File: design/flow/run.sh
#!/bin/bash
# the make line also repeats each setting of config.mk as NAME=value (left out here)
make -C /OpenROAD-flow-scripts/flow DESIGN_CONFIG=/design/flow/config.mk WORK_HOME=/design/flow/orfs CLKGATE_MAP_FILE= finish
File: design/flow/config.mk
export PLATFORM = sky130hd
export DESIGN_NAME = slave_apb
export DESIGN_NICKNAME = slave_apb
export VERILOG_FILES = /design/flow/design.v
export SDC_FILE = /design/flow/constraint.sdc
export NUM_CORES = 4
export LEC_CHECK = 0
export CAP_MARGIN = 20
export CORE_MARGIN = 2
export CORE_UTILIZATION = 40
export MIN_ROUTING_LAYER = met2
export SLEW_MARGIN = 20
File: design/flow/constraint.sdc
create_clock -name core_clock -period 3.65 [get_ports {pclk}]
set_input_delay 0.7300 -clock core_clock [delete_from_list [all_inputs] [get_ports {pclk}]]
set_output_delay 0.7300 -clock core_clock [all_outputs]
set_load 0.01 [all_outputs]
File: design/flow/design.v
module slave_apb ( 
                   output reg [ 8-1 : 0 ]   prdata, 			 
                   output reg                         pready, 			 
                   output reg                         pslverr,			 
		   input                	      penable,                   
                   input                	      pwrite, 			 
                   input 	         	      psel,  			 
                   input                              pclk,   			 
                   input                	      presetn, 			 
                   input      [ 8-1 : 0 ]   paddr,  			 
                   input      [ 8-1 : 0 ]   pwdata 			 
                   );
  parameter         IDLE    = 2'd0;              				 
  parameter         SETUP   = 2'd1;
  parameter         ENABLE  = 2'd2;
  reg   [ 2-1 : 0 ]   pre_state;   					 
  reg   [ 2-1 : 0 ]   nxt_state;
  reg   [ 8-1 : 0 ]    mem [ 0 : 200 ]; 		 
  reg   [ 8-1 : 0 ]    prdata_c;
  reg pready_c;
  reg pslverr_c;
  reg mem_we_c;
  always @ ( posedge pclk or negedge presetn )
  	begin 
    	     if ( ! presetn )
      			pre_state <= IDLE;
    	     else 
      			pre_state <= nxt_state;
  	end 
  always @ ( * ) 
  	begin
    		prdata_c   = 8'd0;
    		pslverr_c  = 1'b0;
    		pready_c   = 1'b0;
    		mem_we_c   = 1'b0;
    	 	nxt_state  = IDLE;     
		case ( pre_state )
			IDLE   : begin  
          				if ( psel == 1 ) 
            					nxt_state = SETUP;
	        			else
          				     begin
            					nxt_state = IDLE;
  	        				prdata_c = 8'd0;
          				     end
        			end  
      		      SETUP  : begin  
          				nxt_state  = ENABLE;
        			end  
		     ENABLE : begin  
				    pready_c = psel;
						if ( psel == 1 )   
              						nxt_state    = SETUP;
            					else
              						nxt_state    = IDLE; 
		      		    if(paddr <= 200)
          				begin
            					pslverr_c      = 1'b0;
	         				 if(!pwrite)      
              						prdata_c     = mem [ paddr ];
            					else 
	            					mem_we_c     = psel;
          			        end  
				else
				        pslverr_c     = psel;
        		     end  
                  default : nxt_state = IDLE;
    endcase
  end  
  always @ ( posedge pclk )
  	if ( mem_we_c )
  		mem [ paddr ] <= pwdata;
  always @ ( posedge pclk or negedge presetn)
 	 begin
    		if ( ! presetn)
    			begin
      				prdata    <= 8'b0;
      				pready    <= 1'b0;
      				pslverr   <= 1'b0;
    			end  
    	     else
    		begin
      			pready  <= pready_c;
      		   if ( ( pre_state == ENABLE ) )
      			begin
        			prdata  <= prdata_c;
        			pslverr <= pslverr_c;
      			end
    		end
  	end
endmodule
==> results of run 1 <==
==> routing by layer <==
metal  vias up  wire, um  GRT usage [%]
li1      13600         -              -
met5         -      1950           10.6
met3      1000     66700           38.4
met2     11900     77500           33.4
met1     14100         0              -
met4        52     10800           5.78
==> through the flow <==
step / utilization (%) / std cells / setup slack (ns)
after detailed placement: 43.5 / 5428 / 0.170
after CTS: 46.9 / 5724 / 0.789
after floorplan: - / 3110 / 0.726
final: 46.9 / 5729 / 0.544
after global placement: 43.5 / 5428 / 0.164
after global routing: 46.9 / 5724 / 0.339
==> area by class of cell <==
| class | count | area share [%] |
|---|---|---|
| flip-flops and latches | 1621 | 65.6 |
| clock buffers | 192 | 5.71 |
| well taps | 2072 | 3.50 |
| clock inverters | 104 | 1.54 |
| repair buffers | 434 | 5.15 |
| inverters | 3 | 0.0186 |
| diodes | 5 | 0.0169 |
| multi-input cells | 1298 | 18.5 |
==> flow_summary.toml, run 1 <==
# yosys + openroad results
[final_timing]
holdWs_ns = 0.269
rsz0062_at_grt = "no"
worstMarginPinSlew_ns = 0.986
post-route-min-period_ns = 3.11
skew_ns = 0.0418
finalSetupViolCount = 0
finalCritPeriodShare_pct = 85.1
hold_viol = 0
drv_slew = 0
tns_ns = 0
fmax_mhz = 322
relSlewSlack_pct = 34.0

[critical_path]
cp_slowest_stage_delay_ns = 0.63
startpoint_type = "flop"
r2r-start = "pre_state[1]"
critPathSlowestCell = "nor3b_1"
crit_start = "pre_state[1]"
worst-path-stages = 8
end_kind = "flop"
reg2reg_slack_ns = 0.54
path_cells = "buf_4 > nand2_1 > inv_1 > nand2_1 > nor3b_1 > nand3_1 > nor2_1 > buf_4"
r2r-end = "mem[176][5]"
crit_end = "mem[176][5]"
path_class = "reg -> reg"
worstPathMaxFanout = 12
worstPathRequired_ns = 4.16
cp_top_family = "simple AND/OR/NAND/NOR gates"
crit_arrival_ns = 3.61
path_buffers = 3
reg2reg_depth = 8

[drt]
wl_um = 157000
dr_total_vias = 40600
ant_nets = 0
drcViolationCount = 0
dr.pass1.iters = 8
vias_per_cell = 7.08
drt_iter0_drc = 7024
wl_per_cell_um = 27.4

[synthesis]
mux_share_pct = 15.0
synth_area_um2 = 63500
largest_area_cell = "edfxtp_1"
synth_top_area_share_pct = 76.0
yosys_warnings = 1
top_cell = "edfxtp_1"
postSynthCellCount = 3110
ys_sh_aoi_pct = 3.16
logic_family = "multiplexers"
ys_cells = 3110
topCellsByArea = "edfxtp_1 76%, mux4_2 11%, mux2i_1 3.0%"
ys_area_um2 = 63500
xor_area_share_pct = 0
async_flop_share_pct = 0.802
ys_sh_simple_pct = 3.37
numSynthFlops = 1621
synth-edff-count = 1608
common_cells = "1,608 x edfxtp_1, 324 x mux4_2, 217 x nor2_1"
flop_cell = "edfxtp_1"
ys_seq_share_pct = 76.6
fp_nets = 3131
ys_sh_adder_pct = 0
yosysUniqueCellTypes = 59
syn_avg_cell_area_um2 = 20.4

[global_route]
grt_pass1_vias = 46800
grt_use_total_pct = 28.6
antenna_found_initial = 0
grt_max_degree = 110
grt_pass1_wl_um = 227000
overflow = 0

[finish]
syn_to_final_growth_pct = 16.7
fill_cells = 12900
stdcell_area_um2 = 74100
logic_area_um2 = 13700
flop_area_um2 = 48600
final_nets = 3540

[floorplanning]
fp.dieArea_um2 = 162000
fp.dieW_um = 402
core_area_um2 = 158000
floorplan.core_util_pct = 40.2
die_h_um = 402
rows = 146
pin_count = 31

[power]
ir_drop_mv = 0.528
power.density_nw_per_um2 = 535
p_clk_mw = 17.1
powerComb_mw = 2.05
p_seq_share_pct = 51.7
p_leak_nw = 24.0
internal_power_mw = 31.1
p_comb_share_pct = 5.2
p_total_mw = 39.6
seq-power_mw = 20.5
top_power_group = "registers"
netSwitchingPower_mw = 8.58
clockPowerShare_pct = 43.1
p_sw_share_pct = 21.6

[clock_tree]
clock_tree.buffer_depth = 3
cts_root_buf = "clkbuf_16"
numCtsBuffers = 161
cts_max_level = 4
clk_pin_slew_ns = 0.06
cts.sinks = 1621
cts_hold_buf = 0
cts_tree = "built"
post_cts_buffers = 0
post_cts_resized = 0
clock.latency.late_pin_ns = 0.82

[run]
cap_violations = 0
warnings = 37

[worst_hold_path]
min_to = "mem[35][6]"
holdCritStartpoint = "pwdata[6]"
worstHoldPathCells = 1
hold_class = "in -> reg"

[placement]
dp_hpwl_um = 98100
place.gp.congestion = 0.909
io_buffers = 29
dpl_cell_area_um2 = 68700

[outcome]
status = "no timing/DRC/antenna violations"
==> run 2, diff against run 1 <==
- CELL_PAD_IN_SITES_DETAIL_PLACEMENT: unset -> 2
- CELL_PAD_IN_SITES_GLOBAL_PLACEMENT: unset -> 0
- CORE_MARGIN: 2 -> 8
- CORE_UTILIZATION: 40 -> 21
- CTS_CLUSTER_DIAMETER: unset -> 76
- CTS_CLUSTER_SIZE: unset -> 24
- GPL_ROUTABILITY_DRIVEN: unset -> 0
- GPL_TIMING_DRIVEN: unset -> 1
- HOLD_SLACK_MARGIN: unset -> 0.18
- MAX_ROUTING_LAYER: unset -> met4
- MIN_ROUTING_LAYER: met2 -> unset
- PLACE_DENSITY_LB_ADDON: unset -> 0.12
- SETUP_SLACK_MARGIN: unset -> 0.38
- SLEW_MARGIN: 20 -> 5
- TNS_END_PERCENT: unset -> 40
- clock period: 3.65 -> 3.25 ns (I/O delays scaled with it)
==> run 2 against run 1 <==
Against the previous run: still clean; routed wire length up 29%; first-iteration DRC count is 71% lower; worst setup slack lost 0.050 ns; core utilization shrank 21 points; via count decreased by 21%; highest routed layer is now met4.
==> flow_summary.toml, run 2 <==
# yosys + openroad results
[outcome]
status = "no timing/DRC/antenna violations"

[drt]
drt_iter0_drc = 2047
wl_um = 202000
ant_nets = 0
drcViolationCount = 0
dr.pass1.iters = 5
wl_per_cell_um = 26.2
vias_per_cell = 4.17
dr_total_vias = 32200

[critical_path]
r2r-start = "mem[47][0]"
cp_top_family = "buffers and inverters"
path_buffers = 5
reg2reg_depth = 8
r2r-end = "prdata[0]"
end_kind = "flop"
worst-path-stages = 11
crit_arrival_ns = 3.44
path_class = "in -> reg"
reg2reg_slack_ns = 0.57
worstPathMaxFanout = 19
worstPathRequired_ns = 3.93
critPathSlowestCell = "mux4_2"
cp_slowest_stage_delay_ns = 0.49
crit_start = "paddr[0]"
crit_end = "prdata[3]"
path_cells = "buf_8 > buf_12 > buf_12 > buf_4 > mux4_2 > a31oi_1 > o2111ai_1 > o31a_1 > o32ai_1 > buf_4 > a21oi_1"
startpoint_type = "input port"

[clock_tree]
cts.sinks = 1621
clk_pin_slew_ns = 0.09
clock_tree.buffer_depth = 3
cts_tree = "built"
clock.latency.late_pin_ns = 0.81
post_cts_resized = 0
cts_hold_buf = 0
cts_max_level = 3
post_cts_buffers = 0
numCtsBuffers = 120
cts_root_buf = "clkbuf_16"

[global_route]
overflow = 0
grt_max_degree = 89
grt_use_total_pct = 12.7
grt_pass1_wl_um = 286000
antenna_found_initial = 24
grt_pass1_vias = 35100

[power]
p_seq_share_pct = 54.9
internal_power_mw = 31.4
p_leak_nw = 24.5
p_total_mw = 41.8
ir_drop_mv = 0.467
clockPowerShare_pct = 38.8
powerComb_mw = 2.63
power.density_nw_per_um2 = 542
p_clk_mw = 16.2
netSwitchingPower_mw = 10.4
top_power_group = "registers"
seq-power_mw = 23.0
p_sw_share_pct = 24.9
p_comb_share_pct = 6.3

[synthesis]
ys_area_um2 = 63500
common_cells = "1,608 x edfxtp_1, 324 x mux4_2, 217 x nor2_1"
topCellsByArea = "edfxtp_1 76%, mux4_2 11%, mux2i_1 3.0%"
ys_seq_share_pct = 76.6
mux_share_pct = 15.0
logic_family = "multiplexers"
synth-edff-count = 1608
numSynthFlops = 1621
yosys_warnings = 1
ys_sh_aoi_pct = 3.16
async_flop_share_pct = 0.802
largest_area_cell = "edfxtp_1"
ys_cells = 3110
synth_area_um2 = 63500
ys_sh_simple_pct = 3.37
postSynthCellCount = 3110
fp_nets = 3131
top_cell = "edfxtp_1"
ys_sh_adder_pct = 0
xor_area_share_pct = 0
yosysUniqueCellTypes = 59
syn_avg_cell_area_um2 = 20.4
synth_top_area_share_pct = 76.0
flop_cell = "edfxtp_1"

[final_timing]
hold_viol = 0
drv_slew = 0
relSlewSlack_pct = 33.7
post-route-min-period_ns = 2.76
fmax_mhz = 363
worstMarginPinSlew_ns = 0.994
rsz0062_at_grt = "no"
finalCritPeriodShare_pct = 84.8
skew_ns = 0.0306
finalSetupViolCount = 0

[finish]
syn_to_final_growth_pct = 21.7
stdcell_area_um2 = 77300
final_util_pct = 25.6
fill_cells = 31400
instances_no_fill = 7726
final_nets = 3652

[floorplanning]
floorplan.core_util_pct = 21.0
die_h_um = 566
rows = 202
pin_count = 31
core_area_um2 = 302000
fp.dieArea_um2 = 320000
fp.dieW_um = 566

[run]
warnings = 28
cap_violations = 0

[placement]
dp_hpwl_um = 132000
io_buffers = 29
dpl_cell_area_um2 = 73100
dp_cells = 7487

[worst_hold_path]
hold_class = "in -> async"
-- run 2: cell type report --
class	instances	area, um2	area share [%]
antenna	11	27.5	0.0356
clock inverter	103	1160	1.50
timing repair buffer	587	5730	7.42
inverter	3	13.8	0.0178
clock buffer	125	3020	3.91
sequential	1621	48600	62.9
tap	3978	4980	6.44
multi-input combinational	1298	13700	17.8
-- run 2: routing by layer --
metal	vias to the layer above	track usage (%)	part of all wire, %
met1	17700	17.3	47
met2	411	20.6	48
met5	-	-	0
met3	184	1.51	3.0
li1	13900	-	-
met4	0	2.10	1.7
-- run 2: per-stage QoR --
stage	hold slack [ns]	setup TNS (ns)	setup slack, ns
4_1_cts	0.234	0	0.458
5_1_grt	0.270	0	0.387
2_1_floorplan	0.331	0	0.406
3_3_place_gp	0.340	-24.45	-0.366
6_report	0.309	0	0.494
3_5_place_dp	0.340	-19.88	-0.400
==> run 3, diff against run 2 <==
- CELL_PAD_IN_SITES_DETAIL_PLACEMENT: 2 -> 0
- CELL_PAD_IN_SITES_GLOBAL_PLACEMENT: 0 -> unset
- CORE_MARGIN: 8 -> 2
- CORE_UTILIZATION: 21 -> 72
- CTS_CLUSTER_DIAMETER: 76 -> 213
- CTS_CLUSTER_SIZE: 24 -> 15
- GPL_ROUTABILITY_DRIVEN: 0 -> unset
- GPL_TIMING_DRIVEN: 1 -> unset
- HOLD_SLACK_MARGIN: 0.18 -> 0.29
- MAX_ROUTING_LAYER: met4 -> unset
- PLACE_DENSITY_LB_ADDON: 0.12 -> 0.13
- SETUP_SLACK_MARGIN: 0.38 -> 0.88
- SLEW_MARGIN: 5 -> 25
- TNS_END_PERCENT: 40 -> 60
- clock period: 3.25 -> 3.03 ns (I/O delays scaled with it)
==> run 3 against run 2 <==
Against the previous run: cell area shrank 5.0%; global-route usage grew 25 points; critical path depth grew 1; worst hold slack gained 0.024 ns; power grew 0.53%; first-iteration DRC count grew to 2.8 times the previous value; worst setup slack lost 0.0049 ns; sequential power grew 7%; highest routed layer is now met5.
==> flow_summary.toml, run 3 <==
# yosys + openroad results
[synthesis]
synth_top_area_share_pct = 76.0
fp_nets = 3131
yosys_warnings = 1
ys_sh_simple_pct = 3.37
numSynthFlops = 1621
ys_area_um2 = 63500
syn_avg_cell_area_um2 = 20.4
yosysUniqueCellTypes = 59
ys_sh_aoi_pct = 3.16
postSynthCellCount = 3110
flop_cell = "edfxtp_1"
ys_cells = 3110
synth_area_um2 = 63500
common_cells = "1,608 x edfxtp_1, 324 x mux4_2, 217 x nor2_1"
top_cell = "edfxtp_1"
async_flop_share_pct = 0.802
logic_family = "multiplexers"
xor_area_share_pct = 0
synth-edff-count = 1608
mux_share_pct = 15.0
topCellsByArea = "edfxtp_1 76%, mux4_2 11%, mux2i_1 3.0%"
ys_sh_adder_pct = 0
largest_area_cell = "edfxtp_1"
ys_seq_share_pct = 76.6

[global_route]
grt_pass1_vias = 35000
grt_pass1_wl_um = 243000
overflow = 0
grt_use_total_pct = 38.1
grt_max_degree = 110
antenna_found_initial = 3

[critical_path]
crit_end = "prdata[2]"
crit_start = "paddr[3]"
critPathSlowestCell = "a31oi_1"
r2r-start = "mem[45][3]"
worstPathRequired_ns = 3.68
cp_slowest_stage_delay_ns = 0.48
crit_arrival_ns = 3.19
r2r-end = "prdata[3]"
end_kind = "flop"
reg2reg_slack_ns = 0.57
crit_path_frequent_cell = "buf_4"
path_buffers = 6
cp_top_family = "AND-OR/OR-AND gates"
path_cells = "buf_2 > buf_4 > nor2b_4 > buf_12 > buf_4 > buf_12 > a211oi_2 > o21ai_0 > a31oi_1 > buf_4 > o22ai_1 > a21oi_1"
startpoint_type = "input port"
worstPathMaxFanout = 19
worst-path-stages = 12
reg2reg_depth = 7
path_class = "in -> reg"

[floorplanning]
floorplan.core_util_pct = 73.0
rows = 108
core_area_um2 = 87000
pin_count = 31
die_h_um = 301
fp.dieW_um = 301
fp.dieArea_um2 = 90600

[final_timing]
drv_slew = 0
worstMarginPinSlew_ns = 0.791
hold_viol = 0
setup_slack_ns = 0.489
finalCritPeriodShare_pct = 83.9
holdWs_ns = 0.333
relSlewSlack_pct = 47.1
finalSetupViolCount = 0
skew_ns = 0.0469
fmax_mhz = 394
rsz0062_at_grt = "yes"
post-route-min-period_ns = 2.54

[power]
p_clk_mw = 14.5
seq-power_mw = 24.7
powerComb_mw = 2.88
netSwitchingPower_mw = 9.13
top_power_group = "registers"
clockPowerShare_pct = 34.5
p_sw_share_pct = 21.7
p_leak_nw = 23.3
p_seq_share_pct = 58.6
p_total_mw = 42.1
power.density_nw_per_um2 = 573
p_comb_share_pct = 6.9
ir_drop_mv = 0.566
internal_power_mw = 32.9

[run]
cap_violations = 0
warnings = 34

[placement]
place.gp.congestion = 0.945
io_buffers = 29
dp_hpwl_um = 96200
place_ws_ns = -0.306

[clock_tree]
clk_pin_slew_ns = 0.08
cts_root_buf = "clkbuf_16"
cts_max_level = 3
clock.latency.late_pin_ns = 0.73
numCtsBuffers = 118
cts.sinks = 1621
clock_tree.buffer_depth = 3
cts_tree = "built"

[outcome]
status = "no timing/DRC/antenna violations"

[drt]
dr.pass1.iters = 6
wl_per_cell_um = 37.5
drcViolationCount = 0
vias_per_cell = 7.52
wl_um = 173000
drt_iter0_drc = 5630
dr_total_vias = 34800
ant_nets = 0

[worst_hold_path]
hold_class = "in -> async"

[finish]
syn_to_final_growth_pct = 15.5
final_nets = 3455
final_util_pct = 84.3
run 3: per-stage QoR:
| stage | setup TNS [ns] | std cells | instance area (um2) |
|---|---|---|---|
| CTS | 0 | 4583 | 72400 |
| finish | 0 | 4623 | 73400 |
| global route | 0 | 4621 | 73400 |
| floorplan | 0 | 3110 | 65200 |
| global placement | -37.57 | 4401 | 68200 |
| detailed placement | -80.96 | 4401 | 68200 |
run 3: repair_timing:
action	in CTS	in global routing
pin swaps	37	49
resized	124	115
endpoints found under the hold margin	0	3
cloned	7	4
setup buffers	23	31
endpoints found under the setup margin	1121	1210
hold buffers	0	3
run 3: area by class of cell:
cell class / count / area, um2
Inverter: 3 / 16.3
Sequential cell: 1621 / 48600
Fill cell: 3375 / 13600
Tap cell: 1155 / 1450
Multi-Input combinational cell: 1298 / 15600
Clock inverter: 4 / 50.0
Antenna cell: 2 / 5.00
Clock buffer: 148 / 3150
Timing Repair Buffer: 392 / 4520
run 3: routing by layer:
metal / part of all wire [%] / vias to the layer above / global-route usage (%)
met1: 32 / 17500 / 51.3
met5: 0.0063 / - / 0
met3: 13 / 728 / 8.55
met4: 6.3 / 2 / 18.0
met2: 48 / 3181 / 60.7
li1: - / 13400 / -
==> run 4, diff against run 3 <==
- ABC_AREA: unset -> 1
- CELL_PAD_IN_SITES_DETAIL_PLACEMENT: 0 -> unset
- CORE_UTILIZATION: 72 -> 68
- CTS_CLUSTER_DIAMETER: 213 -> unset
- CTS_CLUSTER_SIZE: 15 -> unset
- HOLD_SLACK_MARGIN: 0.29 -> unset
- PLACE_DENSITY: unset -> 0.41
- PLACE_DENSITY_LB_ADDON: 0.13 -> unset
- SETUP_SLACK_MARGIN: 0.88 -> -0.39
- SLEW_MARGIN: 25 -> 20
- TNS_END_PERCENT: 60 -> unset
- clock period: 3.03 -> 8.32 ns (I/O delays scaled with it)
==> run 4 against run 3 <==
Against the previous run: synthesized area is 5.6% higher; sequential share of layout area is 0.14 points higher; critical path depth is 1 lower; still clean on timing, DRC and antenna; cell count is 66% higher; clock skew is 0.021 ns lower; power is 60% lower; non-clock buffer count is 295 lower; combinational power is 66% lower; clock-buffer cell count is 70 higher; synthesized cell count is 100% higher; cell area is 0.21% lower; clock power is 52% lower.
==> flow_summary.toml, run 4 <==
# yosys + openroad results
[outcome]
status = "no timing/DRC/antenna violations"

[drt]
wl_um = 166000
vias_per_cell = 5.70
drcViolationCount = 0
ant_nets = 0
drt_iter0_drc = 5248
wl_per_cell_um = 21.5
dr_total_vias = 43800
dr.pass1.iters = 6

[synthesis]
common_cells = "3,753 x nand2_1, 1,608 x edfxtp_1, 330 x nor2_1"
xor_area_share_pct = 0
top_cell = "nand2_1"
postSynthCellCount = 6339
synth-edff-count = 1608
yosys_warnings = 1
mux_share_pct = 0
synth_area_um2 = 67100
synth_top_area_share_pct = 72.0
logic_family = "simple AND/OR/NAND/NOR gates"
async_flop_share_pct = 0.802
yosysUniqueCellTypes = 25
numSynthFlops = 1621
ys_cells = 6339
ys_seq_share_pct = 72.5
fp_nets = 6360
flop_cell = "edfxtp_1"
ys_area_um2 = 67100
largest_area_cell = "edfxtp_1"
ys_sh_adder_pct = 0
ys_sh_aoi_pct = 1.04
syn_avg_cell_area_um2 = 10.6
ys_sh_simple_pct = 24.1
topCellsByArea = "edfxtp_1 72%, nand2_1 21%, nor2_1 1.8%"

[floorplanning]
pin_count = 31
rows = 115
fp.dieArea_um2 = 101000
die_h_um = 318
core_area_um2 = 98100
floorplan.core_util_pct = 68.4
fp.dieW_um = 318

[critical_path]
crit_end = "mem[179][0]"
r2r-start = "pre_state[1]"
reg2reg_slack_ns = 4.66
path_class = "in -> reg"
worstPathRequired_ns = 8.71
worstPathMaxFanout = 44
path_buffers = 4
worst-path-stages = 11
startpoint_type = "input port"
cp_top_family = "simple AND/OR/NAND/NOR gates"
r2r-end = "mem[179][0]"
crit_start = "paddr[3]"
crit_arrival_ns = 6.72
cp_slowest_stage_delay_ns = 1.00
critPathSlowestCell = "clkdlybuf4s50_1"
path_cells = "clkdlybuf4s50_1 > inv_2 > nor2_4 > buf_4 > nand2_1 > buf_4 > nand2_1 > a21oi_1 > nor2_2 > nand3_1 > nor2_1"
reg2reg_depth = 6
end_kind = "flop"

[clock_tree]
numCtsBuffers = 160
post_cts_buffers = 0
clock_tree.buffer_depth = 3
cts_root_buf = "clkbuf_16"
post_cts_resized = 0
cts_hold_buf = 0
cts_tree = "built"
cts.sinks = 1621
cts_max_level = 4
clock.latency.late_pin_ns = 0.77
clk_pin_slew_ns = 0.06

[final_timing]
rsz0062_at_grt = "no"
fmax_mhz = 158
finalCritPeriodShare_pct = 76.2
drv_slew = 0
finalSetupViolCount = 0
post-route-min-period_ns = 6.34
tns_ns = 0
hold_viol = 0
holdWs_ns = 0.360
skew_ns = 0.0263
worstMarginPinSlew_ns = 1.07
relSlewSlack_pct = 28.8

[finish]
final_util_pct = 74.6
syn_to_final_growth_pct = 9.14
stdcell_area_um2 = 73200
final_nets = 6291

[placement]
place.gp.congestion = 0.909
io_buffers = 29
dpl_cell_area_um2 = 68100
dp_hpwl_um = 93000

[power]
p_clk_mw = 6.98
power.density_nw_per_um2 = 231
top_power_group = "registers"
netSwitchingPower_mw = 3.70
p_comb_share_pct = 5.7
powerComb_uw = 967
clockPowerShare_pct = 41.2
p_sw_share_pct = 21.8
p_seq_share_pct = 53.1
internal_power_mw = 13.2
p_leak_nw = 29.1
ir_drop_mv = 0.227
seq-power_mw = 8.99
p_total_mw = 16.9

[global_route]
grt_max_degree = 193
grt_use_total_pct = 33.1
overflow = 0
grt_pass1_wl_um = 249000
grt_pass1_vias = 42200
antenna_found_initial = 3

[worst_hold_path]
worstHoldPathCells = 0
min_to = "pre_state[1]"
holdCritStartpoint = "pre_state[2]"
hold_class = "reg -> reg"

[run]
warnings = 66
cap_violations = 0
[run 4: routing by layer]
| layer | GRT usage [%] | wire length, um |
|---|---|---|
| met1 | 46.5 | 65400 |
| met4 | 14.4 | 7320 |
| met3 | 5.99 | 16100 |
| met5 | 0 | 12 |
| met2 | 51.9 | 76800 |
[run 4: per-stage QoR]
| stage | cells | worst slack, ns |
|---|---|---|
| after CTS | 7683 | 2.17 |
| after detailed placement | 7395 | 1.40 |
| after global placement | 7395 | 1.44 |
| after floorplan | 6339 | 4.34 |
| final | 7684 | 1.98 |
| after global routing | 7683 | 1.89 |
[run 4: final cells by class]
type | count | area, um2
sequential | 1621 | 48600
timing repair buffer | 97 | 906
fill | 6666 | 24900
tap | 1287 | 1610
multi-input combinational | 4361 | 16900
clock buffer | 218 | 4480
inverter | 29 | 128
antenna | 1 | 2.50
clock inverter | 70 | 567
==> run 5, diff against run 4 <==
- ABC_AREA: 1 -> unset
- SETUP_SLACK_MARGIN: -0.39 -> unset
- clock period: 8.32 -> 9.85 ns (I/O delays scaled with it)
==> run 5 against run 4 <==
Against the previous run: cell count decreased by 41%; largest cell class unchanged; critical path type unchanged; sequential power decreased by 16%; global-route usage down 2.5 points; combinational power decreased by 31%; critical endpoint is now mem[77][4]; synthesized area fell by 5.3%; sequential cell count is the same; cell area decreased by 5.0%.
==> flow_summary.toml, run 5 <==
# yosys + openroad results
[synthesis]
mux_share_pct = 15.0
ys_sh_simple_pct = 3.37
ys_seq_share_pct = 76.6
yosys_warnings = 1
top_cell = "edfxtp_1"
async_flop_share_pct = 0.802
yosysUniqueCellTypes = 59
xor_area_share_pct = 0
common_cells = "1,608 x edfxtp_1, 324 x mux4_2, 217 x nor2_1"
synth_area_um2 = 63500
numSynthFlops = 1621
synth_top_area_share_pct = 76.0
fp_nets = 3131
logic_family = "multiplexers"
largest_area_cell = "edfxtp_1"
flop_cell = "edfxtp_1"
ys_sh_aoi_pct = 3.16
synth-edff-count = 1608
ys_cells = 3110
topCellsByArea = "edfxtp_1 76%, mux4_2 11%, mux2i_1 3.0%"
ys_area_um2 = 63500
postSynthCellCount = 3110
syn_avg_cell_area_um2 = 20.4
ys_sh_adder_pct = 0

[critical_path]
path_class = "in -> reg"
r2r-start = "pre_state[1]"
startpoint_type = "input port"
r2r-end = "mem[77][4]"
crit_arrival_ns = 5.65
cp_top_family = "simple AND/OR/NAND/NOR gates"
crit_path_frequent_cell = "nand2_1"
end_kind = "flop"
crit_end = "mem[77][4]"
crit_start = "psel"
worstPathMaxFanout = 16
critPathSlowestCell = "nor2_1"
path_buffers = 2
path_cells = "clkdlybuf4s50_1 > nand2_1 > inv_1 > nand2_1 > nor3_1 > nand3b_1 > nor2_1"
reg2reg_depth = 6
reg2reg_slack_ns = 5.66
cp_slowest_stage_delay_ns = 0.94
worst-path-stages = 7
worstPathRequired_ns = 10.22

[run]
cap_violations = 0
warnings = 55

[clock_tree]
post_cts_buffers = 0
numCtsBuffers = 158
post_cts_resized = 0
cts_root_buf = "clkbuf_16"
clock.latency.late_pin_ns = 0.76
cts_max_level = 4
cts_hold_buf = 0
clock_tree.buffer_depth = 3
clk_pin_slew_ns = 0.06
cts_tree = "built"
cts.sinks = 1621

[final_timing]
hold_viol = 0
drv_slew = 0
finalSetupViolCount = 0
post-route-min-period_ns = 5.28
holdWs_ns = 0.360
fmax_mhz = 189
relSlewSlack_pct = 15.0
rsz0062_at_grt = "no"
finalCritPeriodShare_pct = 53.6
tns_ns = 0
worstMarginPinSlew_ns = 1.27
skew_ns = 0.0166

[power]
p_sw_share_pct = 20.5
clockPowerShare_pct = 41.3
top_power_group = "registers"
internal_power_mw = 11.2
powerComb_uw = 666
power.density_nw_per_um2 = 202
netSwitchingPower_mw = 2.88
p_leak_nw = 21.8
p_clk_mw = 5.80
p_seq_share_pct = 54.0
ir_drop_mv = 0.196
seq-power_mw = 7.59
p_comb_share_pct = 4.7

[global_route]
overflow = 0
grt_max_degree = 131
grt_pass1_wl_um = 207000
grt_use_total_pct = 30.6
antenna_found_initial = 4
grt_pass1_vias = 30800

[placement]
place.gp.congestion = 0.916
dp_hpwl_um = 84600
io_buffers = 29
dp_cells = 4255

[drt]
ant_nets = 0
drt_iter0_drc = 3781
wl_per_cell_um = 31.5
dr_total_vias = 30600
drcViolationCount = 0
wl_um = 143000
vias_per_cell = 6.75
dr.pass1.iters = 5

[worst_hold_path]
hold_class = "reg -> reg"
min_to = "pre_state[1]"
holdCritStartpoint = "pre_state[2]"
worstHoldPathCells = 0

[finish]
instances_no_fill = 4537
final_nets = 3183
syn_to_final_growth_pct = 9.56

[floorplanning]
die_h_um = 310
pin_count = 31
fp.dieW_um = 310
fp.dieArea_um2 = 95800
floorplan.core_util_pct = 68.4
core_area_um2 = 92900
rows = 112

[outcome]
status = "no timing/DRC/antenna violations"
## run 5: layout make-up
class                   instances  area (um2)
inverters                       3        13.8
well taps                    1254        1570
clock inverters                73         689
repair buffers                 80         743
flip-flops and latches       1621       48600
clock buffers                 205        4250
diodes                          3        7.51
multi-input cells            1298       13700
fillers                      5217       23300
## run 5: metrics by stage
stage	area [um2]	util [%]	power [mW]	worst slack [ns]
2_1_floorplan	63500	-	8.12	5.69
3_3_place_gp	64600	69.5	8.39	3.95
3_5_place_dp	64600	69.5	8.40	3.93
4_1_cts	69500	74.8	14.1	4.71
5_1_grt	69600	74.9	14.4	4.48
6_report	69600	74.9	14.1	4.57
## run 5: layer usage
layer / GRT usage (%) / share of wire [%]
met4: 11.3 / 3.5
met3: 7.70 / 9.9
met5: 0 / 0.025
met1: 43.8 / 39
met2: 46.8 / 48
==> run 6, diff against run 5 <==
- CORE_UTILIZATION: 68 -> 15
- PLACE_DENSITY: 0.41 -> 0.6
- clock period: 9.85 -> 11.5 ns (I/O delays scaled with it)
==> run 6 against run 5 <==
Against the previous run: critical path type unchanged; worst hold slack got worse by 0.011 ns; via count fell by 0.21%; cell count rose by 97%; critical path depth rose by 2; core utilization fell by 57 points; worst setup slack improved by 1.2 ns.
==> flow_summary.toml, run 6 <==
# yosys + openroad results
[drt]
drt_iter0_drc = 2956
wl_per_cell_um = 17.2
ant_nets = 0
drcViolationCount = 0
wl_um = 153000
dr.pass1.iters = 5
dr_total_vias = 30600
vias_per_cell = 3.42

[final_timing]
rsz0062_at_grt = "no"
finalCritPeriodShare_pct = 49.9
tns_ns = 0
holdWs_ns = 0.350
hold_viol = 0
drv_slew = 0
post-route-min-period_ns = 5.74
fmax_mhz = 174
skew_ns = 0.0231
worstMarginPinSlew_ns = 1.11
setup_slack_ns = 5.76
relSlewSlack_pct = 26.0
finalSetupViolCount = 0

[critical_path]
path_cells = "buf_8 > buf_4 > nor2_1 > nand2_1 > buf_4 > a211o_1 > nand3_1 > nand4_1 > nor2_1"
worstPathMaxFanout = 84
crit_end = "mem[198][1]"
r2r-end = "mem[51][3]"
worst-path-stages = 9
r2r-start = "pre_state[1]"
startpoint_type = "input port"
cp_top_family = "simple AND/OR/NAND/NOR gates"
path_class = "in -> reg"
cp_slowest_stage_delay_ns = 0.85
worstPathRequired_ns = 11.91
critPathSlowestCell = "nor2_1"
reg2reg_slack_ns = 7.36
crit_start = "paddr[1]"
crit_arrival_ns = 6.16
end_kind = "flop"
path_buffers = 3
reg2reg_depth = 6

[synthesis]
topCellsByArea = "edfxtp_1 76%, mux4_2 11%, mux2i_1 3.0%"
synth-edff-count = 1608
ys_sh_simple_pct = 3.37
logic_family = "multiplexers"
ys_area_um2 = 63500
flop_cell = "edfxtp_1"
mux_share_pct = 15.0
xor_area_share_pct = 0
fp_nets = 3131
numSynthFlops = 1621
ys_seq_share_pct = 76.6
postSynthCellCount = 3110
top_cell = "edfxtp_1"
common_cells = "1,608 x edfxtp_1, 324 x mux4_2, 217 x nor2_1"
largest_area_cell = "edfxtp_1"
ys_sh_aoi_pct = 3.16
synth_top_area_share_pct = 76.0
async_flop_share_pct = 0.802
ys_sh_adder_pct = 0
yosys_warnings = 1
syn_avg_cell_area_um2 = 20.4
synth_area_um2 = 63500
ys_cells = 3110
yosysUniqueCellTypes = 59

[finish]
stdcell_area_um2 = 75200
final_nets = 3184
syn_to_final_growth_pct = 18.4
fill_cells = 44700
instances_no_fill = 8940
final_util_pct = 17.9

[power]
clockPowerShare_pct = 41.9
p_comb_share_pct = 4.7
ir_drop_mv = 0.136
p_total_mw = 12.2
internal_power_mw = 9.60
p_sw_share_pct = 21.2
p_leak_nw = 21.9
p_clk_mw = 5.11
seq-power_mw = 6.51
p_seq_share_pct = 53.4
netSwitchingPower_mw = 2.59
powerComb_uw = 577
top_power_group = "registers"
power.density_nw_per_um2 = 162

[worst_hold_path]
worstHoldPathCells = 0
hold_class = "reg -> reg"
holdCritStartpoint = "pre_state[2]"
min_to = "pre_state[1]"

[run]
warnings = 53
cap_violations = 0

[placement]
dp_cells = 8636
dp_hpwl_um = 91800
io_buffers = 29
place_ws_ns = 4.96
place.gp.congestion = 0.803
dpl_cell_area_um2 = 70000

[clock_tree]
cts_tree = "built"
cts_hold_buf = 0
clk_pin_slew_ns = 0.06
cts_root_buf = "clkbuf_16"
post_cts_buffers = 0
cts_max_level = 4
cts.sinks = 1621
post_cts_resized = 0
numCtsBuffers = 164
clock.latency.late_pin_ns = 0.80
clock_tree.buffer_depth = 3

[global_route]
grt_pass1_wl_um = 220000
antenna_found_initial = 9
grt_use_total_pct = 6.91
overflow = 0
grt_pass1_vias = 31200
grt_max_degree = 138

[floorplanning]
core_area_um2 = 421000
pin_count = 31
die_h_um = 655
fp.dieW_um = 655
fp.dieArea_um2 = 429000
floorplan.core_util_pct = 15.1
rows = 238

[outcome]
status = "no timing/DRC/antenna violations"
## run 6: final cells by class
cell class	instances	area, um2	area share, %
clock inverters	93	703	0.935
clock buffers	209	4440	5.90
flip-flops and latches	1621	48600	64.6
inverters	3	13.8	0.0183
diodes	1	2.50	0.00333
repair buffers	75	678	0.902
well taps	5640	7060	9.38
multi-input cells	1298	13700	18.2
## run 6: layer usage
layer | part of all wire [%] | GRT usage, % | up-vias
met5 | 0.0085 | 0 | -
met4 | 3.1 | 2.39 | 2
met3 | 6.9 | 1.41 | 247
met2 | 49 | 11.5 | 1181
met1 | 41 | 8.89 | 16200
li1 | - | - | 13000
==> run 7, diff against run 6 <==
- CELL_PAD_IN_SITES_DETAIL_PLACEMENT: unset -> 0
- CORE_UTILIZATION: 15 -> 70
- CTS_CLUSTER_DIAMETER: unset -> 213
- CTS_CLUSTER_SIZE: unset -> 24
- HOLD_SLACK_MARGIN: unset -> -0.07
- PLACE_DENSITY: 0.6 -> unset
- SETUP_SLACK_MARGIN: unset -> 0.38
- SLEW_MARGIN: 20 -> 25
- TNS_END_PERCENT: unset -> 40
- clock period: 11.5 -> 1.99 ns (I/O delays scaled with it)
==> run 7 against run 6 <==
Against the previous run: largest power group unchanged; synthesized cell count unchanged; worst setup slack worse by 6.1 ns; cell area down 0.73%; power rose to 4.9 times the previous value; worst hold slack worse by 0.29 ns; core utilization up 65 points; synthesized area unchanged; global-route usage up 28 points; the layout now fails its checks (negative setup slack); die area down 78%; clock power rose to 3.4 times the previous value; clock skew up 0.022 ns; cell count down 47%.
==> flow_summary.toml, run 7 <==
# yosys + openroad results
[outcome]
status = "failed layout checks"
violations = "negative setup slack"

[critical_path]
r2r-end = "prdata[4]"
path_buffers = 0
worstPathRequired_ns = 2.58
cp_slowest_stage_delay_ns = 0.59
path_cells = "mux4_2 > mux4_2 > nand2_2 > nand2_2 > o32ai_4 > a21oi_1"
crit_start = "mem[50][4]"
reg2reg_depth = 6
crit_end = "prdata[4]"
path_class = "reg -> reg"
startpoint_type = "flop"
reg2reg_slack_ns = -0.31
worst-path-stages = 6
cp_top_family = "multiplexers"
worstPathMaxFanout = 1
end_kind = "flop"
r2r-start = "mem[50][4]"
critPathSlowestCell = "mux4_2"
crit_arrival_ns = 2.89

[final_timing]
finalCritPeriodShare_pct = 116
setup_slack_ns = -0.309
worstMarginPinSlew_ns = 0.935
rsz0062_at_grt = "yes"
fmax_mhz = 435
post-route-min-period_ns = 2.30
finalSetupViolCount = 133
skew_ns = 0.0454
hold_viol = 0
tns_ns = -3.83
relSlewSlack_pct = 37.4
drv_slew = 0
holdWs_ns = 0.0586

[clock_tree]
clk_pin_slew_ns = 0.11
cts_hold_buf = 0
cts.sinks = 1621
clock_tree.buffer_depth = 3
cts_root_buf = "clkbuf_16"
numCtsBuffers = 77
clock.latency.late_pin_ns = 0.70
cts_tree = "built"
cts_max_level = 3

[synthesis]
ys_sh_adder_pct = 0
synth_top_area_share_pct = 76.0
async_flop_share_pct = 0.802
postSynthCellCount = 3110
synth_area_um2 = 63500
yosysUniqueCellTypes = 59
ys_sh_aoi_pct = 3.16
common_cells = "1,608 x edfxtp_1, 324 x mux4_2, 217 x nor2_1"
ys_sh_simple_pct = 3.37
synth-edff-count = 1608
mux_share_pct = 15.0
largest_area_cell = "edfxtp_1"
top_cell = "edfxtp_1"
fp_nets = 3131
xor_area_share_pct = 0
topCellsByArea = "edfxtp_1 76%, mux4_2 11%, mux2i_1 3.0%"
numSynthFlops = 1621
syn_avg_cell_area_um2 = 20.4
flop_cell = "edfxtp_1"
yosys_warnings = 1
ys_cells = 3110
logic_family = "multiplexers"
ys_seq_share_pct = 76.6
ys_area_um2 = 63500

[drt]
routed.top_layer = "met4"
drt_iter0_drc = 4716
dr_total_vias = 34000
route.met2.wl_um = 78800
ant_nets = 0
vias_per_cell = 7.10
wl_met1_um = 58600
wl_per_cell_um = 34.2
drcViolationCount = 0
dr_wl_met3_um = 19200
dr.pass1.iters = 7
wl_um = 164000

[power]
p_sw_share_pct = 21.4
p_comb_share_pct = 7.3
ir_drop_mv = 0.937
powerComb_mw = 4.36
p_seq_share_pct = 63.1
seq-power_mw = 37.5
internal_power_mw = 46.8
netSwitchingPower_mw = 12.7
p_leak_nw = 23.9
clockPowerShare_pct = 29.6
p_clk_mw = 17.6
power.density_nw_per_um2 = 797
top_power_group = "registers"
p_total_mw = 59.5

[floorplanning]
die_h_um = 305
pin_count = 31
fp.dieArea_um2 = 93100
fp.dieW_um = 305
floorplan.core_util_pct = 70.6
core_area_um2 = 90000
rows = 110

[finish]
fill_cells = 4028
syn_to_final_growth_pct = 17.6
final_nets = 3593
final_util_pct = 83.0

[placement]
place.gp.congestion = 0.925
dp_hpwl_um = 104000
io_buffers = 29
place_ws_ns = -1.05

[run]
warnings = 33
cap_violations = 0

[worst_hold_path]
worstHoldPathCells = 1
holdCritStartpoint = "pwdata[4]"
hold_class = "in -> reg"
min_to = "mem[168][4]"

[global_route]
grt_pass1_wl_um = 234000
grt_max_degree = 81
overflow = 0
grt_pass1_vias = 33800
grt_use_total_pct = 35.3
antenna_found_initial = 2
==> run 7: final cells by class <==
class / instances / area (um2) / share of cell area (%)
Clock buffer: 104 / 2110 / 2.83
Tap cell: 1176 / 1470 / 1.97
Antenna cell: 2 / 5.00 / 0.00670
Timing Repair Buffer: 571 / 6960 / 9.33
Inverter: 3 / 16.3 / 0.0218
Sequential cell: 1621 / 48600 / 65.1
Clock inverter: 4 / 57.6 / 0.0771
Multi-Input combinational cell: 1298 / 15400 / 20.7
==> run 7: what timing repair did <==
item	in CTS	in global routing
pin swaps	68	46
hold endpoints to repair	0	0
setup buffers	36	23
setup endpoints to repair	1626	1626
resized	133	85
cloned	8	4
==> run 7: stage by stage <==
step	cell area, um2	instances
finish	74700	4779
global route	74700	4777
CTS	73800	4750
detailed placement	70300	4598
global placement	70300	4598
floorplan	65200	3110
==> run 7: layer usage <==
| layer | global-route usage [%] | vias up |
|---|---|---|
| met2 | 55.5 | 2303 |
| li1 | - | 13700 |
| met3 | 6.91 | 364 |
| met5 | 0 | - |
| met1 | 51.3 | 17600 |
| met4 | 11.5 | 0 |
==> run 8, diff against run 7 <==
- CORE_UTILIZATION: 70 -> 72
- CTS_CLUSTER_DIAMETER: 213 -> 303
- CTS_CLUSTER_SIZE: 24 -> 15
- HOLD_SLACK_MARGIN: -0.07 -> 0.29
- PLACE_DENSITY: unset -> 0.69
- SETUP_SLACK_MARGIN: 0.38 -> 0.78
- SLEW_MARGIN: 25 -> 40
- TNS_END_PERCENT: 40 -> 60
- clock period: 1.99 -> 3.03 ns (I/O delays scaled with it)
==> run 8 against run 7 <==
Against the previous run: now clean on timing, DRC and antenna; critical path depth increased by 5; sequential power decreased by 34%; highest routed layer unchanged; cell area decreased by 1.5%; die area decreased by 2.7%; worst hold slack improved by 0.27 ns; routed wire length decreased by 0.95%; global-route usage increased by 1.0 points; combinational power decreased by 34%; core utilization increased by 1.5 points; non-clock buffer count decreased by 134; power decreased by 30%; largest power group unchanged; first-iteration DRC count increased by 7.7%.
==> flow_summary.toml, run 8 <==
# yosys + openroad results
[drt]
drt_iter0_drc = 5078
dr_total_vias = 33800
drcViolationCount = 0
vias_per_cell = 7.27
wl_per_cell_um = 34.8
dr.pass1.iters = 7
wl_um = 162000
ant_nets = 0

[critical_path]
reg2reg_slack_ns = 0.71
worstPathMaxFanout = 7
cp_slowest_stage_delay_ns = 0.50
worst-path-stages = 11
path_buffers = 4
reg2reg_depth = 6
critPathSlowestCell = "mux4_2"
cp_top_family = "AND-OR/OR-AND gates"
worstPathRequired_ns = 3.62
crit_end = "prdata[6]"
crit_start = "paddr[0]"
crit_path_frequent_cell = "buf_12"
end_kind = "flop"
startpoint_type = "input port"
crit_arrival_ns = 2.94
path_cells = "bufbuf_16 > buf_12 > buf_4 > mux4_2 > nand2_1 > o2111a_1 > o2111ai_4 > o31a_1 > buf_12 > o32ai_4 > a21oi_2"
r2r-end = "prdata[6]"
r2r-start = "mem[53][6]"
path_class = "in -> reg"

[power]
netSwitchingPower_mw = 8.82
internal_power_mw = 32.9
seq-power_mw = 24.7
ir_drop_mv = 0.675
p_comb_share_pct = 6.9
powerComb_mw = 2.88
power.density_nw_per_um2 = 567
p_seq_share_pct = 59.1
top_power_group = "registers"
clockPowerShare_pct = 34.0
p_leak_nw = 23.4
p_clk_mw = 14.2
p_sw_share_pct = 21.2

[floorplanning]
fp.dieW_um = 301
rows = 108
core_area_um2 = 87000
floorplan.core_util_pct = 73.0
fp.dieArea_um2 = 90600
pin_count = 31
die_h_um = 301

[synthesis]
logic_family = "multiplexers"
async_flop_share_pct = 0.802
yosysUniqueCellTypes = 59
ys_sh_adder_pct = 0
numSynthFlops = 1621
topCellsByArea = "edfxtp_1 76%, mux4_2 11%, mux2i_1 3.0%"
flop_cell = "edfxtp_1"
ys_sh_simple_pct = 3.37
largest_area_cell = "edfxtp_1"
yosys_warnings = 1
ys_sh_aoi_pct = 3.16
synth_top_area_share_pct = 76.0
synth_area_um2 = 63500
xor_area_share_pct = 0
ys_seq_share_pct = 76.6
fp_nets = 3131
syn_avg_cell_area_um2 = 20.4
ys_area_um2 = 63500
top_cell = "edfxtp_1"
ys_cells = 3110
postSynthCellCount = 3110
common_cells = "1,608 x edfxtp_1, 324 x mux4_2, 217 x nor2_1"
synth-edff-count = 1608
mux_share_pct = 15.0

[global_route]
grt_pass1_vias = 34000
met3_usage_pct = 6.88
grt_max_degree = 202
use_met2_pct = 58.0
use_met1_pct = 51.5
grt_pass1_wl_um = 232000
antenna_found_initial = 1
top_usage_layer = "met2"
overflow = 0
grt_use_total_pct = 36.3

[clock_tree]
clock.latency.late_pin_ns = 0.72
clk_pin_slew_ns = 0.07
cts_root_buf = "clkbuf_16"
cts.sinks = 1621
clock_tree.buffer_depth = 3
numCtsBuffers = 118
cts_tree = "built"
cts_max_level = 3

[outcome]
status = "no timing/DRC/antenna violations"

[run]
warnings = 40
cap_violations = 0

[finish]
logic_area_um2 = 15600
final_nets = 3500
flop_area_um2 = 48600
syn_to_final_growth_pct = 15.8
stdcell_area_um2 = 73500
fill_cells = 3553

[final_timing]
rsz0062_at_grt = "yes"
post-route-min-period_ns = 2.35
skew_ns = 0.0271
finalSetupViolCount = 0
relSlewSlack_pct = 44.7
drv_slew = 0
fmax_mhz = 425
worstMarginPinSlew_ns = 0.829
finalCritPeriodShare_pct = 77.7
tns_ns = 0
hold_viol = 0
setup_slack_ns = 0.677

[placement]
io_buffers = 29
dp_hpwl_um = 95400
place_ws_ns = -0.265
place.gp.congestion = 0.914
dpl_cell_area_um2 = 68700

[worst_hold_path]
hold_class = "in -> async"
==> run 8: layout make-up <==
| class | instances | share of cell area (%) |
|---|---|---|
| flip-flops and latches | 1621 | 66.1 |
| multi-input cells | 1298 | 21.2 |
| repair buffers | 437 | 6.39 |
| clock buffers | 134 | 4.18 |
| well taps | 1155 | 1.97 |
| clock inverters | 5 | 0.0698 |
| inverters | 3 | 0.0187 |
| diodes | 1 | 0.00340 |
==> run 8: per-layer routing <==
| layer | part of all wire [%] | vias up | routed length, um |
|---|---|---|---|
| li1 | - | 13500 | - |
| met1 | 35 | 17400 | 56300 |
| met2 | 50 | 2503 | 80500 |
| met3 | 12 | 387 | 18700 |
| met4 | 4.0 | 0 | 6550 |
| met5 | 0 | - | 0 |
==> run 8: what timing repair did <==
action | 4_1_cts | 5_1_grt
hold buffers | 3 | 0
gates cloned | 5 | 5
hold endpoints to repair | 55 | 0
pin swaps | 16 | 38
setup endpoints to repair | 85 | 510
resized | 92 | 113
buffers inserted | 20 | 16
==> run 8: per-stage QoR <==
stage / std cells / util [%] / power [mW] / hold slack (ns)
2_1_floorplan: 3110 / - / 26.5 / 0.310
3_3_place_gp: 4464 / 79.0 / 27.6 / 0.337
3_5_place_dp: 4464 / 79.0 / 27.7 / 0.349
4_1_cts: 4631 / 83.5 / 41.6 / 0.301
5_1_grt: 4653 / 84.5 / 42.5 / 0.336
6_report: 4654 / 84.5 / 41.7 / 0.333
==> run 9, diff against run 8 <==
- ABC_AREA: unset -> 1
- CAP_MARGIN: 20 -> 30
- CORE_ASPECT_RATIO: unset -> 1.99
- CORE_MARGIN: 2 -> 9
- CORE_UTILIZATION: 72 -> 49
- CTS_CLUSTER_DIAMETER: 303 -> 280
- CTS_CLUSTER_SIZE: 15 -> 29
- GPL_TIMING_DRIVEN: unset -> 0
- HOLD_SLACK_MARGIN: 0.29 -> 0.12
- MAX_ROUTING_LAYER: unset -> met4
- PLACE_DENSITY: 0.69 -> 0.6
- SETUP_SLACK_MARGIN: 0.78 -> 0.49
- SLEW_MARGIN: 40 -> 15
- TNS_END_PERCENT: 60 -> unset
- clock period: 3.03 -> 10.0 ns (I/O delays scaled with it)
==> run 9 against run 8 <==
Against the previous run: die area is 67% higher; core utilization fell by 32 points; critical path type unchanged; clock skew shrank 0.0072 ns; register-to-register slack better by 6.1 ns; still clean; routed wire length is 30% higher; highest routed layer unchanged; largest power group unchanged.
==> flow_summary.toml, run 9 <==
# yosys + openroad results
[outcome]
status = "no timing/DRC/antenna violations"

[placement]
place.gp.congestion = 1.04
dp_hpwl_um = 153000
dpl_cell_area_um2 = 70200
io_buffers = 27

[drt]
dr.pass1.iters = 7
ant_nets = 0
vias_per_cell = 5.37
wl_per_cell_um = 25.6
wl_um = 210000
drt_iter0_drc = 3544
drcViolationCount = 0
dr_total_vias = 44100

[global_route]
grt_pass1_vias = 43600
overflow = 0
grt_max_degree = 102
grt_pass1_wl_um = 295000
grt_use_total_pct = 28.2
antenna_found_initial = 1

[final_timing]
holdWs_ns = 0.374
fmax_mhz = 155
skew_ns = 0.0199
finalSetupViolCount = 0
rsz0062_at_grt = "no"
finalCritPeriodShare_pct = 64.4
post-route-min-period_ns = 6.44
hold_viol = 0
worstMarginPinSlew_ns = 1.09
drv_slew = 0
relSlewSlack_pct = 27.1
tns_ns = 0

[critical_path]
path_buffers = 4
worstPathRequired_ns = 10.39
cp_top_family = "simple AND/OR/NAND/NOR gates"
worstPathMaxFanout = 10
critPathSlowestCell = "nor2_2"
crit_start = "paddr[3]"
reg2reg_slack_ns = 6.81
reg2reg_depth = 6
path_class = "in -> reg"
cp_slowest_stage_delay_ns = 0.82
r2r-end = "mem[119][7]"
crit_arrival_ns = 6.82
worst-path-stages = 11
crit_end = "mem[190][0]"
path_cells = "clkdlybuf4s50_1 > inv_2 > nor2_2 > nand2_1 > nand2_1 > a21oi_1 > nor2_2 > nand3_1 > clkbuf_1 > buf_8 > nor2_1"
end_kind = "flop"
r2r-start = "pre_state[1]"
startpoint_type = "input port"

[run]
cap_violations = 0
warnings = 31

[synthesis]
ys_cells = 6339
synth-edff-count = 1608
yosysUniqueCellTypes = 25
ys_sh_simple_pct = 24.1
topCellsByArea = "edfxtp_1 72%, nand2_1 21%, nor2_1 1.8%"
synth_area_um2 = 67100
async_flop_share_pct = 0.802
synth_top_area_share_pct = 72.0
postSynthCellCount = 6339
yosys_warnings = 1
xor_area_share_pct = 0
mux_share_pct = 0
syn_avg_cell_area_um2 = 10.6
ys_sh_adder_pct = 0
ys_seq_share_pct = 72.5
numSynthFlops = 1621
largest_area_cell = "edfxtp_1"
logic_family = "simple AND/OR/NAND/NOR gates"
fp_nets = 6360
ys_area_um2 = 67100
top_cell = "nand2_1"
flop_cell = "edfxtp_1"
ys_sh_aoi_pct = 1.04
common_cells = "3,753 x nand2_1, 1,608 x edfxtp_1, 330 x nor2_1"

[finish]
final_nets = 6474
stdcell_area_um2 = 71800
syn_to_final_growth_pct = 7.00
final_util_pct = 52.8

[power]
p_comb_share_pct = 8.3
clockPowerShare_pct = 27.0
internal_power_mw = 8.81
top_power_group = "registers"
seq-power_mw = 7.47
p_total_mw = 11.5
ir_drop_mv = 0.197
p_leak_nw = 28.3
power.density_nw_per_um2 = 161
p_seq_share_pct = 64.8
netSwitchingPower_mw = 2.72
powerComb_uw = 955
p_clk_mw = 3.11
p_sw_share_pct = 23.6

[floorplanning]
floorplan.core_util_pct = 49.3
pin_count = 31
core_area_um2 = 136000
die_h_um = 540
rows = 191
fp.dieArea_um2 = 151000
fp.dieW_um = 280

[clock_tree]
cts_max_level = 2
cts_hold_buf = 0
clk_pin_slew_ns = 0.12
post_cts_resized = 0
cts_tree = "built"
clock.latency.late_pin_ns = 0.75
clock_tree.buffer_depth = 3
numCtsBuffers = 61
cts.sinks = 1621
cts_root_buf = "clkbuf_16"
post_cts_buffers = 0

[worst_hold_path]
hold_class = "reg -> reg"
worstHoldPathCells = 0
min_to = "pre_state[1]"
holdCritStartpoint = "pre_state[2]"
==> run 9: per-layer routing <==
layer / up-vias / global-route usage, % / share of wire, %
met5: - / - / 0
met4: 0 / 24.2 / 11
met3: 534 / 2.67 / 4.4
met2: 1441 / 49.7 / 52
met1: 21200 / 27.4 / 33
li1: 20900 / - / -
==> run 9: through the flow <==
| step | std cells | worst slack [ns] |
|---|---|---|
| floorplan | 6339 | 5.68 |
| global placement | 8103 | -1.03 |
| detailed placement | 8127 | 2.92 |
| CTS | 8214 | 3.70 |
| global route | 8215 | 3.62 |
| finish | 8218 | 3.56 |
==> run 9: cell type report <==
type	instances	area, um2
Antenna cell	4	10.0
Buffer	328	1520
Clock buffer	86	1620
Clock inverter	1	5.00
Fill cell	12000	64200
Inverter	29	109
Multi-Input combinational cell	4361	16900
Sequential cell	1621	48600
Tap cell	1737	2170
Timing Repair Buffer	51	851
==> run 10, diff against run 9 <==
- CAP_MARGIN: 30 -> 20
- CELL_PAD_IN_SITES_DETAIL_PLACEMENT: 0 -> unset
- CORE_ASPECT_RATIO: 1.99 -> 1.43
- CORE_MARGIN: 9 -> 2
- CORE_UTILIZATION: 49 -> 72
- CTS_CLUSTER_DIAMETER: 280 -> 326
- CTS_CLUSTER_SIZE: 29 -> unset
- GPL_TIMING_DRIVEN: 0 -> unset
- HOLD_SLACK_MARGIN: 0.12 -> unset
- MAX_ROUTING_LAYER: met4 -> unset
- SETUP_SLACK_MARGIN: 0.49 -> 0.91
- SLEW_MARGIN: 15 -> 20
- clock period: 10.0 -> 3.09 ns (I/O delays scaled with it)
==> run 10 against run 9 <==
Against the previous run: cell area rose by 7.6%; largest cell class unchanged; clock-buffer cell count rose by 105; synthesized cell count did not move; still clean on timing, DRC and antenna; clock skew fell by 0.0041 ns; sequential power rose to 3.2 times the previous value; routed wire length fell by 15%; power rose to 3.9 times the previous value.
==> flow_summary.toml, run 10 <==
# yosys + openroad results
[outcome]
status = "no timing/DRC/antenna violations"

[synthesis]
async_flop_share_pct = 0.802
yosys_warnings = 1
ys_seq_share_pct = 72.5
common_cells = "3,753 x nand2_1, 1,608 x edfxtp_1, 330 x nor2_1"
ys_sh_aoi_pct = 1.04
ys_sh_simple_pct = 24.1
ys_cells = 6339
synth_area_um2 = 67100
synth_top_area_share_pct = 72.0
fp_nets = 6360
synth-edff-count = 1608
postSynthCellCount = 6339
xor_area_share_pct = 0
topCellsByArea = "edfxtp_1 72%, nand2_1 21%, nor2_1 1.8%"
yosysUniqueCellTypes = 25
top_cell = "nand2_1"
ys_area_um2 = 67100
syn_avg_cell_area_um2 = 10.6
ys_sh_adder_pct = 0
flop_cell = "edfxtp_1"
numSynthFlops = 1621
logic_family = "simple AND/OR/NAND/NOR gates"
mux_share_pct = 0
largest_area_cell = "edfxtp_1"

[power]
p_leak_nw = 30.8
netSwitchingPower_mw = 9.92
p_sw_share_pct = 22.0
clockPowerShare_pct = 39.5
seq-power_mw = 24.2
p_seq_share_pct = 53.8
powerComb_mw = 3.02
p_clk_mw = 17.8
ir_drop_mv = 0.672
p_comb_share_pct = 6.7
top_power_group = "registers"
p_total_mw = 45.0
internal_power_mw = 35.1
power.density_nw_per_um2 = 583

[critical_path]
crit_path_frequent_cell = "nand2_1"
r2r-end = "prdata[1]"
path_buffers = 6
reg2reg_depth = 16
critPathSlowestCell = "dlygate4sd2_1"
crit_end = "prdata[1]"
worstPathMaxFanout = 18
end_kind = "flop"
path_class = "in -> reg"
reg2reg_slack_ns = 0.96
crit_arrival_ns = 2.97
r2r-start = "mem[97][1]"
startpoint_type = "input port"
worst-path-stages = 17
cp_slowest_stage_delay_ns = 0.29
worstPathRequired_ns = 3.75
path_cells = "dlygate4sd2_1 > buf_4 > nand2_1 > clkinv_2 > buf_12 > buf_12 > nand2_1 > nand2_1 > o21ai_2 > nand2_1 > nor2_1 > nor2_1 > nor2_1 > buf_4 > nand2_1 > nand2_1 > nand2_1"
cp_top_family = "simple AND/OR/NAND/NOR gates"
crit_start = "paddr[3]"

[placement]
dp_hpwl_um = 104000
io_buffers = 29
place.gp.congestion = 0.928
dp_cells = 7560
place_ws_ns = -0.333

[drt]
diodes = 0
dr.pass1.iters = 6
dr_total_vias = 46600
vias_per_cell = 5.95
wl_um = 178000
drcViolationCount = 0
drt_iter0_drc = 6170
ant_nets = 0
wl_per_cell_um = 22.7

[global_route]
grt_pass1_vias = 44900
antenna_found_initial = 1
overflow = 0
grt_max_degree = 113
grt_pass1_wl_um = 260000
grt_use_total_pct = 37.1

[floorplanning]
pin_count = 31
core_area_um2 = 92200
fp.dieArea_um2 = 95700
floorplan.core_util_pct = 72.8
die_h_um = 369
rows = 133
fp.dieW_um = 259

[final_timing]
finalCritPeriodShare_pct = 75.0
fmax_mhz = 432
rsz0062_at_grt = "yes"
finalSetupViolCount = 0
drv_slew = 0
hold_viol = 0
skew_ns = 0.0158
worstMarginPinSlew_ns = 0.867
post-route-min-period_ns = 2.32
setup_slack_ns = 0.774
relSlewSlack_pct = 42.2

[worst_hold_path]
hold_class = "in -> reg"
holdCritStartpoint = "pwdata[5]"
worstHoldPathCells = 1
min_to = "mem[175][5]"

[clock_tree]
cts_root_buf = "clkbuf_16"
cts_max_level = 4
clk_pin_slew_ns = 0.06
numCtsBuffers = 144
cts.sinks = 1621
cts_hold_buf = 0
clock.latency.late_pin_ns = 0.78
clock_tree.buffer_depth = 3
cts_tree = "built"

[finish]
syn_to_final_growth_pct = 15.1
final_nets = 6537
flop_area_um2 = 48600
logic_area_um2 = 18100
fill_cells = 4869
instances_no_fill = 7842

[run]
cap_violations = 0
warnings = 37
## run 10: cell type report
| type | count | share of cell area, % |
|---|---|---|
| Inverter | 29 | 0.181 |
| Timing Repair Buffer | 359 | 5.43 |
| Clock inverter | 66 | 0.789 |
| Sequential cell | 1621 | 63.0 |
| Multi-Input combinational cell | 4361 | 23.5 |
| Tap cell | 1215 | 1.97 |
| Clock buffer | 191 | 5.22 |
## run 10: metrics by stage
step,hold slack [ns],setup TNS (ns),instance area [um2],utilization [%]
floorplan,0.322,0,68100,-
global placement,0.334,-44.04,71700,77.8
detailed placement,0.339,-69.70,71700,77.8
CTS,0.112,0,76800,83.3
global route,0.117,0,77200,83.8
finish,0.144,0,77200,83.8
## run 10: timing repair
action,4_1_cts,5_1_grt
buffers inserted,9,8
pin swaps,5,9
gates cloned,3,5
setup endpoints to repair,1186,488
hold endpoints to repair,0,0
resized,95,74
## run 10: layer usage
metal  routed length [um]  share of wire, %  vias up  global-route usage (%)
met5                    0                 0        -                       0
met2                88300                50     2811                    61.7
met3                18000                10      526                    6.27
met4                10100               5.7        0                    20.4
li1                     -                 -    21200                       -
met1                61500                35    22100                    46.9
==> run 11, diff against run 10 <==
- ABC_AREA: 1 -> unset
- CORE_ASPECT_RATIO: 1.43 -> unset
- CORE_UTILIZATION: 72 -> 67
- CTS_CLUSTER_DIAMETER: 326 -> unset
- PLACE_DENSITY: 0.6 -> unset
- SETUP_SLACK_MARGIN: 0.91 -> unset
- clock period: 3.09 -> 4.73 ns (I/O delays scaled with it)
==> run 11 against run 10 <==
Against the previous run: still clean on timing, DRC and antenna; core utilization is 7.9 points lower; critical path depth down 10; cell count shrank 40%; via count is 32% lower; critical path type unchanged; largest cell class unchanged; largest power group unchanged.
==> flow_summary.toml, run 11 <==
# yosys + openroad results
[global_route]
grt_pass1_wl_um = 214000
grt_use_total_pct = 30.6
overflow = 0
grt_pass1_vias = 31800
grt_max_degree = 136
antenna_found_initial = 8

[critical_path]
reg2reg_depth = 6
crit_path_frequent_cell = "nand2_1"
reg2reg_slack_ns = 1.00
worst-path-stages = 7
worstPathRequired_ns = 5.10
cp_slowest_stage_delay_ns = 0.85
end_kind = "flop"
path_cells = "clkdlybuf4s50_1 > nand2_1 > inv_1 > nand2_1 > nor3_1 > nand2_1 > nor2_1"
crit_end = "mem[36][1]"
r2r-end = "mem[36][1]"
critPathSlowestCell = "nor2_1"
cp_top_family = "simple AND/OR/NAND/NOR gates"
crit_start = "psel"
path_buffers = 2
worstPathMaxFanout = 16
crit_arrival_ns = 4.12
r2r-start = "pre_state[1]"
path_class = "in -> reg"
startpoint_type = "input port"

[clock_tree]
clk_pin_slew_ns = 0.06
cts_tree = "built"
post_cts_buffers = 0
clock.latency.late_pin_ns = 0.75
cts_hold_buf = 0
cts.sinks = 1621
numCtsBuffers = 156
cts_root_buf = "clkbuf_16"
cts_max_level = 4
clock_tree.buffer_depth = 3
post_cts_resized = 0

[power]
internal_power_mw = 23.2
powerComb_mw = 1.42
seq-power_mw = 15.8
netSwitchingPower_mw = 5.92
power.density_nw_per_um2 = 411
top_power_group = "registers"
p_comb_share_pct = 4.9
p_clk_mw = 11.9
p_leak_nw = 22.7
ir_drop_mv = 0.389
clockPowerShare_pct = 40.9
p_total_mw = 29.2
p_sw_share_pct = 20.3
p_seq_share_pct = 54.2

[synthesis]
yosysUniqueCellTypes = 59
synth-edff-count = 1608
xor_area_share_pct = 0
fp_nets = 3131
synth_top_area_share_pct = 76.0
ys_sh_adder_pct = 0
ys_cells = 3110
async_flop_share_pct = 0.802
synth_area_um2 = 63500
largest_area_cell = "edfxtp_1"
top_cell = "edfxtp_1"
ys_sh_aoi_pct = 3.16
syn_avg_cell_area_um2 = 20.4
postSynthCellCount = 3110
ys_seq_share_pct = 76.6
topCellsByArea = "edfxtp_1 76%, mux4_2 11%, mux2i_1 3.0%"
flop_cell = "edfxtp_1"
mux_share_pct = 15.0
logic_family = "multiplexers"
yosys_warnings = 1
ys_area_um2 = 63500
common_cells = "1,608 x edfxtp_1, 324 x mux4_2, 217 x nor2_1"
ys_sh_simple_pct = 3.37
numSynthFlops = 1621

[floorplanning]
core_area_um2 = 93600
rows = 112
die_h_um = 312
floorplan.core_util_pct = 67.8
pin_count = 31
fp.dieArea_um2 = 97300
fp.dieW_um = 312

[final_timing]
worstMarginPinSlew_ns = 1.12
finalCritPeriodShare_pct = 79.3
rsz0062_at_grt = "no"
tns_ns = 0
relSlewSlack_pct = 25.6
hold_viol = 0
finalSetupViolCount = 0
post-route-min-period_ns = 3.75
drv_slew = 0
skew_ns = 0.0150
fmax_mhz = 267

[drt]
dr.pass1.iters = 5
vias_per_cell = 6.72
wl_um = 145000
drcViolationCount = 0
ant_nets = 0
dr_total_vias = 31700
wl_per_cell_um = 30.8
drt_iter0_drc = 4094

[worst_hold_path]
hold_class = "reg -> reg"
holdCritStartpoint = "pre_state[2]"
min_to = "pre_state[1]"
worstHoldPathCells = 0

[finish]
syn_to_final_growth_pct = 11.8
final_nets = 3361
instances_no_fill = 4709

[placement]
io_buffers = 29
dp_hpwl_um = 88400
dp_cells = 4434
place.gp.congestion = 0.898

[run]
cap_violations = 0
warnings = 56

[outcome]
status = "no timing/DRC/antenna violations"
==> run 11: routing by layer <==
| metal | part of all wire [%] | global-route usage [%] | up-vias | routed length (um) |
|---|---|---|---|---|
| met4 | 2.8 | 9.18 | 8 | 4080 |
| met5 | 0.034 | 0 | - | 49 |
| met1 | 39 | 46.0 | 16400 | 57100 |
| li1 | - | - | 13300 | - |
| met2 | 48 | 47.1 | 1720 | 69200 |
| met3 | 9.9 | 5.71 | 257 | 14400 |
==> run 11: layout make-up <==
type                            instances  area [um2]
Sequential cell                      1621       48600
Antenna cell                            1        2.50
Clock inverter                         77         691
Inverter                                3        13.8
Clock buffer                          195        4180
Timing Repair Buffer                  260        2240
Fill cell                            5288       22600
Multi-Input combinational cell       1298       13700
Tap cell                             1254        1570
==> run 11: through the flow <==
stage | utilization [%] | cell area, um2 | setup slack, ns | hold slack [ns]
global route | 75.8 | 71000 | 0.793 | 0.359
detailed placement | 70.6 | 66100 | 0.279 | 0.357
CTS | 75.8 | 70900 | 1.05 | 0.355
global placement | 70.6 | 66100 | 0.401 | 0.341
finish | 75.8 | 71000 | 0.979 | 0.352
floorplan | - | 63500 | 1.59 | 0.331
Power is estimated from default activity; no workload was simulated.
